==> 01-04 <==
## IOTDF
module IOTDF( clk, rst, in_en, iot_in, fn_sel, busy, valid, iot_out);
input          clk;
input          rst;
input          in_en;
input  [7:0]   iot_in;
input  [2:0]   fn_sel;
output         busy;
output         valid;
output [127:0] iot_out;
localparam DES_ENCRYPT = 3'b001;
localparam DES_DECRYPT = 3'b010;
localparam CRC_GEN     = 3'b011;
localparam SORT        = 3'b100;
localparam IDLE    = 2'd0;
localparam LOAD    = 2'd1;
(* fsm_encoding = "auto" *) reg [1:0]   current_state, next_state;
reg [3:0]   load_cnt, load_cnt_next;
reg         load_sel, load_sel_next;
reg [127:0] data_buf0, data_buf0_next;
reg [127:0] data_buf1, data_buf1_next;
reg [1:0]   buffer_full, buffer_full_next;
reg         compute_sel, compute_sel_next;
reg         compute_active, compute_active_next;
reg         busy_reg, busy_reg_next;
reg [127:0] result_reg, result_reg_next;
reg         valid_reg, valid_reg_next;
reg         des_start_reg, des_start_reg_next;
reg         crc_sort_start_reg, crc_sort_start_reg_next;
reg         des_en_reg, des_en_reg_next;
reg         crc_sort_en_reg, crc_sort_en_reg_next;
(* synopsys_clock_gating = "true" *) wire enable;
function automatic [127:0] write_byte;
    input [127:0] word_in;
    input [3:0]  byte_idx;
  ...
make LEC_CHECK=0 ABC_AREA=0 CAP_MARGIN=25 CELL_PAD_IN_SITES_DETAIL_PLACEMENT=1 CORE_MARGIN=6 CORE_UTILIZATION=39 CTS_CLUSTER_DIAMETER=389 GPL_ROUTABILITY_DRIVEN=1 MAX_ROUTING_LAYER=met5 MIN_ROUTING_LAYER=met1 PLACE_DENSITY=0.36 SLEW_MARGIN=20 TNS_END_PERCENT=15 finish   # period 5.51 ns
run.sh (not shown) runs the stock make flow with config.mk's settings and CLKGATE_MAP_FILE=.
==> 07-17 (differences from 01-04) <==
==> flow/config.mk (replaced) <==
export PLATFORM = sky130hd
export DESIGN_NAME = IOTDF
export DESIGN_NICKNAME = IOTDF
export VERILOG_FILES = /design/flow/design.v
export SDC_FILE = /design/flow/constraint.sdc
export NUM_CORES = 4
export LEC_CHECK = 0
export CAP_MARGIN = 20
export CORE_MARGIN = 2
export CORE_UTILIZATION = 9
export SLEW_MARGIN = 20
==> flow/constraint.sdc (replaced) <==
create_clock -name core_clock -period 6.84 [get_ports {clk}]
set_input_delay 1.3680 -clock core_clock [delete_from_list [all_inputs] [get_ports {clk}]]
set_output_delay 1.3680 -clock core_clock [all_outputs]
set_load 0.01 [all_outputs]
==> comparison table <==
Status: 07-17 timing/DRC/antenna clean; 01-04 timing/DRC/antenna clean
Worst path setup slack after routing: 07-17 2134 ps; 01-04 1913 ps
Power drawn by the sequential cells: 07-17 6.86 mW; 01-04 8.54 mW
Non-filler cells in the finished layout: 07-17 12809; 01-04 7299
Number of violations reported at the end of detailed-routing iteration 0: 07-17 5451; 01-04 4341
Period utilization: 07-17 68.81%; 01-04 65.28%
Floorplan utilization: 07-17 9.021%; 01-04 39.34%
Overall die height: 07-17 744.9 µm; 01-04 367.9 µm
Fraction of area in registers: 07-17 34.85%; 01-04 38.52%
Final-layout clock buffer total: 07-17 138; 01-04 152
Num CTS Buffers: 07-17 94; 01-04 107
Via count of the first global-routing pass: 07-17 39517; 01-04 43302
Diodes inserted: 07-17 7; 01-04 2
Met3 Track Usage GR: 07-17 1.723%; 01-04 4.098%
Fin Clk Skew: 07-17 54.00 ps; 01-04 26.79 ps
Total routed wire length on the met1 layer: 07-17 93.81 mm; 01-04 102.2 mm
Crit path kind: 07-17 input pin to register; 01-04 register to register
Vias after detailed routing: 07-17 42978; 01-04 43719
All-layer global routing usage: 07-17 7.163%; 01-04 30.78%
Area added between synthesis and finish: 07-17 26.41%; 01-04 14.37%


==> run a <==
Starting RTL as in the previous note.
clock: 2.26 ns
lec_check: 0
abc_area: 1
cap_margin: 15
core_margin: 2
core_utilization: 72
cts_cluster_diameter: 233
cts_cluster_size: 96
place_density: 0.42
slew_margin: 20
==> inputs of run b, as changes to run a <==
==> flow/config.mk (replaced) <==
export PLATFORM = sky130hd
export DESIGN_NAME = IOTDF
export DESIGN_NICKNAME = IOTDF
export VERILOG_FILES = /design/flow/design.v
export SDC_FILE = /design/flow/constraint.sdc
export NUM_CORES = 4
export LEC_CHECK = 0
export CAP_MARGIN = 20
export CORE_MARGIN = 2
export CORE_UTILIZATION = 70
export CTS_CLUSTER_DIAMETER = 349
export CTS_CLUSTER_SIZE = 25
export MAX_ROUTING_LAYER = met4
export PLACE_DENSITY = 0.64
export SLEW_MARGIN = 20
==> flow/constraint.sdc (replaced) <==
create_clock -name core_clock -period 2.57 [get_ports {clk}]
set_input_delay 0.5140 -clock core_clock [delete_from_list [all_inputs] [get_ports {clk}]]
set_output_delay 0.5140 -clock core_clock [all_outputs]
set_load 0.01 [all_outputs]
==> summary of the runs <==
- Run b finished but fails on setup timing. Run a never finished: it broke off in global routing (5_1_grt) on GRT-0232.
- In run a the synthesized cell count is larger than in run b, by about 25%.
- Between run a and run b, the lower die area is in run b (gap 0.20%, measured against run b).
- Area after synthesis: run b is smaller than run a (about 3%).


==> inputs of v6 <==
Starting RTL as in the previous note.
make LEC_CHECK=0 CAP_MARGIN=20 CORE_MARGIN=2 CORE_UTILIZATION=70 CTS_CLUSTER_DIAMETER=349 CTS_CLUSTER_SIZE=25 SLEW_MARGIN=20 finish   # period 3.19 ns
==> v27 (differences from v6) <==
--- a/flow/config.mk
+++ b/flow/config.mk
@@ -8,6 +8,6 @@
 export CAP_MARGIN = 20
 export CORE_MARGIN = 2
 export CORE_UTILIZATION = 70
-export CTS_CLUSTER_DIAMETER = 349
-export CTS_CLUSTER_SIZE = 25
+export CTS_CLUSTER_DIAMETER = 313
+export CTS_CLUSTER_SIZE = 24
 export SLEW_MARGIN = 20
==> flow/constraint.sdc (replaced) <==
create_clock -name core_clock -period 2.57 [get_ports {clk}]
set_input_delay 0.5140 -clock core_clock [delete_from_list [all_inputs] [get_ports {clk}]]
set_output_delay 0.5140 -clock core_clock [all_outputs]
set_load 0.01 [all_outputs]
==> v32 (differences from v6) <==
--- a/flow/config.mk
+++ b/flow/config.mk
@@ -8,6 +8,8 @@
 export CAP_MARGIN = 20
 export CORE_MARGIN = 2
 export CORE_UTILIZATION = 70
-export CTS_CLUSTER_DIAMETER = 349
-export CTS_CLUSTER_SIZE = 25
+export CTS_CLUSTER_DIAMETER = 313
+export CTS_CLUSTER_SIZE = 24
+export HOLD_SLACK_MARGIN = 0.29
+export SETUP_SLACK_MARGIN = 0.68
 export SLEW_MARGIN = 20
==> flow/constraint.sdc (replaced) <==
create_clock -name core_clock -period 2.28 [get_ports {clk}]
set_input_delay 0.4560 -clock core_clock [delete_from_list [all_inputs] [get_ports {clk}]]
set_output_delay 0.4560 -clock core_clock [all_outputs]
set_load 0.01 [all_outputs]
==> flow_summary.toml <==
# implementation run metrics
[placement]
gp_congestion = 1.09

[outcome]
toolErrorMsg = "[ERROR GRT-0232] Routing congestion too high. Check the congestion heatmap in the GUI."
run_status = "aborted with a tool error"
outcome.stop_stage = "5_1_grt"
That was v32.
==> flow_summary.toml <==
# implementation run metrics
[outcome]
run_status = "complete, but fails checks"
failed_checks = "negative setup slack"

[placement]
gp_congestion = 1.07

[timing]
finalSetupViolCount = 3
final_critical_path_setup_slack_ns = -0.0536
That was v27.
==> flow_summary.toml <==
# implementation run metrics
[floorplan]
chipArea_um2 = 72700

[logic_synthesis]
ys_seq_elements = 869
ys_top_logic_family = "AND-OR/OR-AND gates"
simple_gate_share_pct = 14.0

[power]
share_of_power_burned_in_the_clock_network_pct = 18.7

[outcome]
run_status = "finished clean"

[min_path]
timing.hold.worst_path_depth = 2

[clock_tree]
clk_root_buffer_cell = "clkbuf_16"
That was v6.
No activity file was given, so power comes from the tool's default toggle rates.
